v11:
## sig_16_hw
module sig_16_hw #(parameter K=16,DWIDTH=32,EXPONENT_WIDTH=8, BIAS=8'd127)(input [DWIDTH-1:0] x_in,input clk,start,rst,output reg valid, output [DWIDTH-1:0] y_out);
export LEC_CHECK = 0
export ABC_AREA = 1
export CAP_MARGIN = 20
export CELL_PAD_IN_SITES_DETAIL_PLACEMENT = 1
export CORE_ASPECT_RATIO = 0.81
export CORE_MARGIN = 7
export CORE_UTILIZATION = 35
export CTS_CLUSTER_DIAMETER = 51
export CTS_CLUSTER_SIZE = 77
export GPL_ROUTABILITY_DRIVEN = 0
export GPL_TIMING_DRIVEN = 0
export MAX_ROUTING_LAYER = met4
export PLACE_DENSITY_LB_ADDON = 0.09
export SETUP_SLACK_MARGIN = -0.55
export SLEW_MARGIN = 0
export TNS_END_PERCENT = 25
create_clock -name core_clock -period 7.8 [get_ports {clk}]
run.sh (not shown) runs the stock make flow with config.mk's settings and CLKGATE_MAP_FILE=.
Modified inputs, v51 compared to v11
- clearing CORE_ASPECT_RATIO, which used to be 0.81
- clearing GPL_TIMING_DRIVEN, which used to be 0
- clearing TNS_END_PERCENT, which used to be 25
- clearing GPL_ROUTABILITY_DRIVEN, which used to be 0
- clearing CTS_CLUSTER_DIAMETER, which used to be 51
- swapping 0 for 20 in SLEW_MARGIN
- clearing PLACE_DENSITY_LB_ADDON, which used to be 0.09
- clearing MAX_ROUTING_LAYER, which used to be met4
- clearing CELL_PAD_IN_SITES_DETAIL_PLACEMENT, which used to be 1
- clearing CTS_CLUSTER_SIZE, which used to be 77
- swapping 7 for 2 in CORE_MARGIN
- swapping 35 for 68 in CORE_UTILIZATION
- swapping -0.55 for 1.71 in SETUP_SLACK_MARGIN
- swapping 7.8 for 5.93 in the clock period (ns, I/O delays scaled along)
[summary]
v11 and v51: one clean run, v11; the rest did not finish clean.
Nothing crashed in v51 and all stages finished; the problem is that the final layout failed, the offending checks being setup timing.
Relative to v11, final instance area has increased by about 4.5% in v51.
Against v11, v51 comes in 4.5% higher on non-clock buffer count.
The maximum fanout encountered on the critical timing path of v51 falls short of that of v11 by 6.
Against v11, final worst setup slack in v51 came out worse.
Going from v11 to v51, final period demand of the worst path fell by 1.00 ns; worst hold slack has remained practically unchanged; final worst-path cycle share rose by 12 points; area of the die lost about 50%; number of buffers created by CTS did not really move.
### v51 -> v49
- CORE_UTILIZATION now 72, was 68
- PLACE_DENSITY now 0.35, previously not set
- SETUP_SLACK_MARGIN no longer set, was 1.71
- the clock period (ns, I/O delays scaled along) now 4.77, was 5.93
Findings:
[flow] v49 | stages: complete | final checks: fail | reason: setup timing. v51 reports its end of the critical path as subtractor_neg_2nd.final_mantissa[21]$_SDFFE_PP0P_ while v49 reports subtractor_neg_2nd.final_mantissa[10]$_SDFFE_PP0P_. NOTE maximum frequency v51->v49 increased by a few percent. Standard cell core area was higher in the run labelled v51. Across both runs, maximum resistive drop on vdd was higher for v49 than for v51. v49 ends up with a cell area after layout that is about 1.7% higher than in v51.
Here is what was changed in the inputs of v1 compared with v49.
- a change of PLACE_DENSITY from 0.35 to 0.65
- a deleted ABC_AREA that had been 1
- a change of the clock period (ns, I/O delays scaled along) from 4.77 to 5.72
### Flow results
To summarise v1: no stage aborted, but the layout did not pass its checks, failing on setup timing. NOTE chip area in the Yosys report v49->v1 decreased slightly. Proportion of total power due to net switching down 4.8 points in v1 wrt v49. For overall power consumption, dividing the value from v1 by the value from v49 gives 0.75. v1 vs v49: post-synthesis xor/xnor area fraction up. Sort v1 and v49 by worst hold slack desc -> top: v1. [v1 vs v49] synthesis-to-finish area growth: lower in v1. Of v1 and v49, v1 shows the lower global-route wire length before repair, with v49 above it.
diff inputs: v1 => v17
- putting ABC_AREA at 1 where nothing was set
- swapping 0.65 for 0.6 in PLACE_DENSITY
- swapping 5.72 for 12.6 in the clock period (ns, I/O delays scaled along)
Findings:
v17 finished every step from synthesis to the final layout, and the layout passed the timing, DRC and antenna checks. For v17, the main logic family after synthesis was simple AND/OR/NAND/NOR gates, unlike v1, where it was AND-OR/OR-AND gates. v17 vs v1 — overall power of the completed layout dropped by more than a quarter. Changes observed in v17 relative to v1: fmax dropped 0.035 GHz, share of the clock period used by the worst path after layout dropped 44 points, synthesized-area fraction occupied by xor and xnor cells dropped 1.5 points, initial antenna violation count dropped 1, average via count per standard cell dropped about 13%. Compare v1 and v17 | switching part of the total power higher: v17.

========
Setup of run 1:
Starting RTL as in the previous note.
make LEC_CHECK=0 ABC_AREA=1 CAP_MARGIN=20 CELL_PAD_IN_SITES_DETAIL_PLACEMENT=0 CORE_MARGIN=2 CORE_UTILIZATION=68 CTS_CLUSTER_DIAMETER=189 GPL_ROUTABILITY_DRIVEN=0 GPL_TIMING_DRIVEN=1 MAX_ROUTING_LAYER=met4 PLACE_DENSITY_LB_ADDON=0.02 SETUP_SLACK_MARGIN=0.1 SLEW_MARGIN=20 TNS_END_PERCENT=50 finish   # period 5.43 ns
What the final checks of run 1 revealed, after a flow that finished every stage, was a layout that fails on negative setup slack.
[inputs] run 2 vs run 1
# run 1
export LEC_CHECK = 0
export ABC_AREA = 1
export CAP_MARGIN = 20
export CELL_PAD_IN_SITES_DETAIL_PLACEMENT = 0
export CORE_MARGIN = 2
export CORE_UTILIZATION = 68
export CTS_CLUSTER_DIAMETER = 189
export GPL_ROUTABILITY_DRIVEN = 0
export GPL_TIMING_DRIVEN = 1
export MAX_ROUTING_LAYER = met4
export PLACE_DENSITY_LB_ADDON = 0.02
export SETUP_SLACK_MARGIN = 0.1
export SLEW_MARGIN = 20
export TNS_END_PERCENT = 50
create_clock -name core_clock -period 5.43 [get_ports {clk}]
# run 2
export LEC_CHECK = 0
export CAP_MARGIN = 20
export CORE_MARGIN = 2
export CORE_UTILIZATION = 40
export PLACE_DENSITY = 0.6
export SLEW_MARGIN = 20
create_clock -name core_clock -period 7.91 [get_ports {clk}]
Layout checks on run 1: not met. Flow itself completed; violations: negative setup slack.
Run 2: full flow OK, the timing, DRC and antenna checks passed
Run 2 against run 1: count of inverters other than clock inverters in the layout dropped 77%; maximum frequency from static timing analysis dropped about 16%.
Between run 1 and run 2, clock skew is higher for run 1, run 2 comes in under that.
Global routing met2 resource utilization (higher): run 1
Area growth from synthesis to layout came out lower on run 2 than on run 1.
Number of distinct standard cells referenced by the synthesized netlist grows by more than half when moving from run 1 to run 2.
Min required time at the endpoint of the critical path across run 1 and run 2: run 1
Against run 1, final non-filler cell area in run 2 fell by a few percent.
As far as sequential cell count goes, run 2 and run 1 are indistinguishable; the numbers are identical.
Between run 1 and run 2, the flow reports average via count per standard cell decreasing slightly.
--- input diff run 2..run 3 ---
# run 2
export LEC_CHECK = 0
export CAP_MARGIN = 20
export CORE_MARGIN = 2
export CORE_UTILIZATION = 40
export PLACE_DENSITY = 0.6
export SLEW_MARGIN = 20
create_clock -name core_clock -period 7.91 [get_ports {clk}]
# run 3
export LEC_CHECK = 0
export ABC_AREA = 1
export CAP_MARGIN = 20
export CORE_MARGIN = 2
export CORE_UTILIZATION = 72
export CTS_CLUSTER_SIZE = 10
export PLACE_DENSITY = 0.38
export SLEW_MARGIN = 20
export TNS_END_PERCENT = 5
create_clock -name core_clock -period 4.47 [get_ports {clk}]
--- outcome ---
Run 3 never completed; the flow aborted with a tool error in global routing (5_1_grt).
[compare] base=run 2 new=run 3: yosys cell count higher, netlist area before placement higher, synthesis area per yosys higher, die area lower.
Looking at routability congestion estimate from global placement, run 3 sits above run 2.
Run 3 vs run 2 — HPWL after detailed placement dropped slightly
Run 3 reports its largest family of logic cells by area as simple AND/OR/NAND/NOR gates while run 2 reports AND-OR/OR-AND gates.
Run 3 against run 2; synthesized cell count is up by more than 10%.
The number of buffers created by CTS of run 3 is higher than that of run 2.
Sequential-to-total area share from yosys stat in run 3 is 0.15 points below run 2.
[compare] base=run 2 new=run 3: starting density of the core rose by 33 points.
Power is estimated from default activity; no workload was simulated.
